==> v29 <==
## mips16_core
module mips16_core(
	input clk,
	input rst,  
	output [9:0] imem_addr,
	input [15:0] imem_rdata,
	output [9:0] dmem_addr,
	output dmem_we,
	output [15:0] dmem_wdata,
	input [15:0] dmem_rdata,
	input [15:0] in_data,
	output rf_we,
	output [4:0] rf_waddr,
	output [15:0] rf_wdata
	);
export LEC_CHECK = 0
export ABC_AREA = 1
export CAP_MARGIN = 0
export CORE_MARGIN = 2
export CORE_UTILIZATION = 72
export CTS_CLUSTER_DIAMETER = 390
export CTS_CLUSTER_SIZE = 15
export PLACE_DENSITY_LB_ADDON = 0.05
export SETUP_SLACK_MARGIN = 1.62
export SLEW_MARGIN = 20
create_clock -name core_clock -period 13.3 [get_ports {clk}]
run.sh (not shown) runs the stock make flow with config.mk's settings and CLKGATE_MAP_FILE=.
==> v7: changes against v29 <==
==> flow/config.mk (replaced) <==
export PLATFORM = sky130hd
export DESIGN_NAME = mips16_core
export DESIGN_NICKNAME = mips16_core
export VERILOG_FILES = /design/flow/design.v
export SDC_FILE = /design/flow/constraint.sdc
export NUM_CORES = 4
export LEC_CHECK = 0
export ABC_AREA = 1
export CAP_MARGIN = 20
export CORE_MARGIN = 2
export CORE_UTILIZATION = 40
export GPL_ROUTABILITY_DRIVEN = 0
export SLEW_MARGIN = 20
export TNS_END_PERCENT = 10
==> flow/constraint.sdc (replaced) <==
create_clock -name core_clock -period 60.1 [get_ports {clk}]
set_input_delay 12.0200 -clock core_clock [delete_from_list [all_inputs] [get_ports {clk}]]
set_output_delay 12.0200 -clock core_clock [all_outputs]
set_load 0.01 [all_outputs]
==> comparison table <==
item                                                                                              v29           v7
Result of the run                                                                      did not finish  no timing/DRC/antenna violations
Last stage reached                                                           global routing (5_1_grt)            -
Placed standard-cell area                                                                  55100 um^2   48600 um^2
Placed wire-length estimate                                                                 145000 um    132000 um
Yosys warning count                                                                                 7            7
Area share of xor/xnor cells in the synthesized design                                         0.0230       0.0230
Floorplan die area                                                                         66600 um^2  119000 um^2
Rows                                                                                               93          125
Port Buf Inserts                                                                                  108          108
Post CTS Setup Buffer Count                                                                       282            0
H-tree lvl count                                                                                    2            3
Die outline width                                                                              258 um       345 um
Pre-CTS WS                                                                                  -21.05 ns      7.24 ns
Synthesis area per yosys                                                                   46500 um^2   46500 um^2
Share of synthesized cell area in full adder, half adder and majority cells                     0.101        0.101
Cell Count Post-Placement                                                                        7952         7793
Number of register bits inferred by synthesis                                                     546          546
Pre-placement core utilization                                                                  0.725        0.402
Core ar.                                                                                   64100 um^2  116000 um^2
Post-Synth AOI/OAI Area                                                                        0.0915       0.0915
DIE HEIGHT                                                                                     258 um       345 um
Cells in synth_stat.txt                                                                          6428         6428
Post-CTS resize count                                                                             371            0
Num CTS Buffers                                                                                    42           66
Number of nets produced by synthesis                                                             6803         6803


==> inputs of run a <==
mips16_core again, from the RTL that the note above started with.
Settings: LEC_CHECK=0, ABC_AREA=1, CAP_MARGIN=5, CELL_PAD_IN_SITES_GLOBAL_PLACEMENT=1, CORE_MARGIN=5, CORE_UTILIZATION=40, GPL_TIMING_DRIVEN=0, MAX_ROUTING_LAYER=met4, MIN_ROUTING_LAYER=met2, PLACE_DENSITY_LB_ADDON=0.21, SETUP_SLACK_MARGIN=5.0, SLEW_MARGIN=10, TNS_END_PERCENT=10; clock period 37.6 ns.
==> run b (differences from run a) <==
Settings changed: ABC_AREA 1 to unset, CAP_MARGIN 5 to 20, CORE_MARGIN 5 to 2, GPL_TIMING_DRIVEN 0 to unset, MIN_ROUTING_LAYER met2 to unset, PLACE_DENSITY_LB_ADDON 0.21 to unset, SETUP_SLACK_MARGIN 5.0 to unset.
==> run c (differences from run a) <==
Settings changed: ABC_AREA 1 to unset, CAP_MARGIN 5 to 20, CELL_PAD_IN_SITES_GLOBAL_PLACEMENT 1 to unset, CORE_MARGIN 5 to 2, GPL_TIMING_DRIVEN 0 to unset, MAX_ROUTING_LAYER met4 to unset, MIN_ROUTING_LAYER met2 to unset, PLACE_DENSITY_LB_ADDON 0.21 to unset, SETUP_SLACK_MARGIN 5.0 to unset, SLEW_MARGIN 10 to 20, TNS_END_PERCENT 10 to unset.
==> flow/constraint.sdc (replaced) <==
create_clock -name core_clock -period 28.0 [get_ports {clk}]
set_input_delay 5.6000 -clock core_clock [delete_from_list [all_inputs] [get_ports {clk}]]
set_output_delay 5.6000 -clock core_clock [all_outputs]
set_load 0.01 [all_outputs]
==> results <==
- Of run c and run b, run b has the higher register-to-register slack (gap 9900 ps).
- Run b finished but fails on setup timing. Run a never finished: it broke off in global routing (5_1_grt) on GRT-0116. Run c reached the layout checks and failed them: setup timing.
- Between run c and run b, the lower clock skew is in run b (gap 13 ps).
- Between run c and run b, the lower routed wire length is in run b (gap 1.6%, measured against run b).
